## job 9351
## organ_tone
module organ_tone (
    input  logic        clk,
    input  logic        rst,
    input  logic [3:0]  SW,
    output logic        tone,
    output logic [15:0] lcd_freq
);
logic newclock;  
logic reset;  
logic [31:0]d;  
logic [31:0]desiredfreq;  
logic [23:0] LcdDisplay;  
logic [31:0] ScopeInfoB;  
getdesiredfreq getfreq (.clk(clk), .SW(SW[3:1]),.desiredfreq(desiredfreq),
.LcdDisplay(LcdDisplay),.LcdinfoDisplay(lcd_freq),.ScopeInfoB(ScopeInfoB));
counter counter1(.clk(clk), .reset(reset | rst), .Q(d));
clockdiv clockdiv1(.d(d),.desiredfreq(desiredfreq),.clk(clk),.rst(rst),.reset(reset),.newclock(newclock));
mux2 mux (.a(newclock), .b(1'b0),.sel(SW[0]),.out(tone));
endmodule
Size in the first run: roughly 34 flip-flops, about 0.054 mm2 of cells after synthesis.
clock: 80.4 ns
lec_check: 0
abc_area: 1
cap_margin: 20
core_margin: 2
core_utilization: 72
cts_cluster_diameter: 232
place_density_lb_addon: 0.2
setup_slack_margin: 2.43
slew_margin: 20
run.sh (not shown) runs the stock make flow with config.mk's settings and CLKGATE_MAP_FILE=.
--- input diff job 9351..job 7914 ---
- removing ABC_AREA (formerly 1)
- changing CORE_UTILIZATION from 72 to 63
- removing SETUP_SLACK_MARGIN (formerly 2.43)
- removing PLACE_DENSITY_LB_ADDON (formerly 0.2)
- changing the clock period (ns, I/O delays scaled along) from 80.4 to 54.0
Results
Stage in which a tool error killed job 7914: clock tree synthesis (4_1_cts).
When job 7914 is measured against job 9351, its pre-placement core utilization turns out 9.1 points lower.
Sort job 7914 and job 9351 by area fraction in compound gates after synthesis desc -> top: job 7914
Sort job 7914 and job 9351 by die area, ascending, and job 9351 comes first.
Input changes introduced in job 9862 (baseline for comparison: job 7914):
- CTS_CLUSTER_DIAMETER removed (was 232)
- CORE_UTILIZATION changed from 63 to 40
- the clock period (ns, I/O delays scaled along) changed from 54.0 to 97.1
Results
As far as number of input and output port buffers inserted goes, job 9862 and job 7914 are indistinguishable; the numbers are identical.
Re multiplexer share of the synthesized area: no difference whatsoever between job 7914 and job 9862.
Job 9862 vs job 7914: cell row count up by more than a quarter
Die: job 9862 bigger than job 7914
Job 9862 | status: complete | timing, DRC, antenna: pass
Re die extent in y: job 9862 and job 7914 aren't equal, and the higher value belongs to job 9862.
Input-level comparison between job 1328 and job 9862:
- CORE_UTILIZATION now 58, was 40
- CTS_CLUSTER_DIAMETER now 362, previously not set
- ABC_AREA now 1, previously not set
- the clock period (ns, I/O delays scaled along) now 57.6, was 97.1
### Flow results
Every run in job 9862 and job 1328 closed cleanly, with the single exception of job 1328.
Compared with job 9862, job 1328 shows number of different library cells in the post-synthesis netlist that has gone down by more than a quarter.
Job 1328 ends up with a mux cell area share after synthesis that is 4.8 points lower than in job 9862.
When job 1328 is measured against job 9862, its die area turns out about 27% lower.
Relative to job 1328, the following input files were edited for job 2085:
- CORE_UTILIZATION: 58 -> 69
- CTS_CLUSTER_DIAMETER: 362 -> unset
- the clock period (ns, I/O delays scaled along): 57.6 -> 153.0
Job 2085 completed; timing, DRC and antenna clean. Compared with job 1328, job 2085 shows half-perimeter wire length after placement that has gone down by more than 10%. Higher area of placed instances goes to job 1328 over job 2085. Number of instances resized during post-cts repair came out lower on job 2085 than on job 1328.
> inputs changed (job 2085 -> job 671)
- a deleted ABC_AREA that had been 1
- a change of CORE_UTILIZATION from 69 to 56
- a change of the clock period (ns, I/O delays scaled along) from 153.0 to 54.0
==> results <==
- Average cell area after synthesis (lower): job 2085
- The sole clean run among job 2085 and job 671 is job 2085.
- Number of standard cells after synthesis in job 671 vs job 2085: down 2331
- Changes observed in job 671 relative to job 2085: die area up about 16%, placed cell area up 41%, post-synth design cell area down about 5%.

organ_tone again, from the RTL that the note above started with.
Settings: LEC_CHECK=0, CAP_MARGIN=20, CORE_ASPECT_RATIO=1.93, CORE_MARGIN=2, CORE_UTILIZATION=42, CTS_CLUSTER_DIAMETER=381, CTS_CLUSTER_SIZE=65, GPL_TIMING_DRIVEN=0, SLEW_MARGIN=20, TNS_END_PERCENT=15; clock period 100.0 ns.
The starting point finished clean.
==> next run, changes <==
==> flow/config.mk (replaced) <==
export PLATFORM = sky130hd
export DESIGN_NAME = organ_tone
export DESIGN_NICKNAME = organ_tone
export VERILOG_FILES = /design/flow/design.v
export SDC_FILE = /design/flow/constraint.sdc
export NUM_CORES = 4
export LEC_CHECK = 0
export ABC_AREA = 1
export CAP_MARGIN = 40
export CORE_ASPECT_RATIO = 1.6
export CORE_MARGIN = 4
export CORE_UTILIZATION = 32
export GPL_ROUTABILITY_DRIVEN = 1
export MIN_ROUTING_LAYER = met1
export SETUP_SLACK_MARGIN = 5.0
export SLEW_MARGIN = 35
export TNS_END_PERCENT = 20
Outcome:
- count of clock-buffer cells in the layout fell by 2
- die size came out higher by about 40%
- cell count goes up by 31%
- design area is higher by 1.1%
- global-route usage came out lower by 13 points
- routed wire length fell by 4.7%
- area after synthesis grows by 5.6%
- register-to-register slack got worse by 0.56 ns
==> next run, changes <==
==> flow/config.mk (replaced) <==
export PLATFORM = sky130hd
export DESIGN_NAME = organ_tone
export DESIGN_NICKNAME = organ_tone
export VERILOG_FILES = /design/flow/design.v
export SDC_FILE = /design/flow/constraint.sdc
export NUM_CORES = 4
export LEC_CHECK = 0
export ABC_AREA = 1
export CAP_MARGIN = 20
export CORE_MARGIN = 2
export CORE_UTILIZATION = 71
export SLEW_MARGIN = 20
==> flow/constraint.sdc (replaced) <==
create_clock -name core_clock -period 70.5 [get_ports {clk}]
set_input_delay 14.1000 -clock core_clock [delete_from_list [all_inputs] [get_ports {clk}]]
set_output_delay 14.1000 -clock core_clock [all_outputs]
set_load 0.01 [all_outputs]
Effect: The changed run finished clean. Clock skew fell by 0.0061 ns. Via count increases by 5.5%. Design area rose by 1.2%.
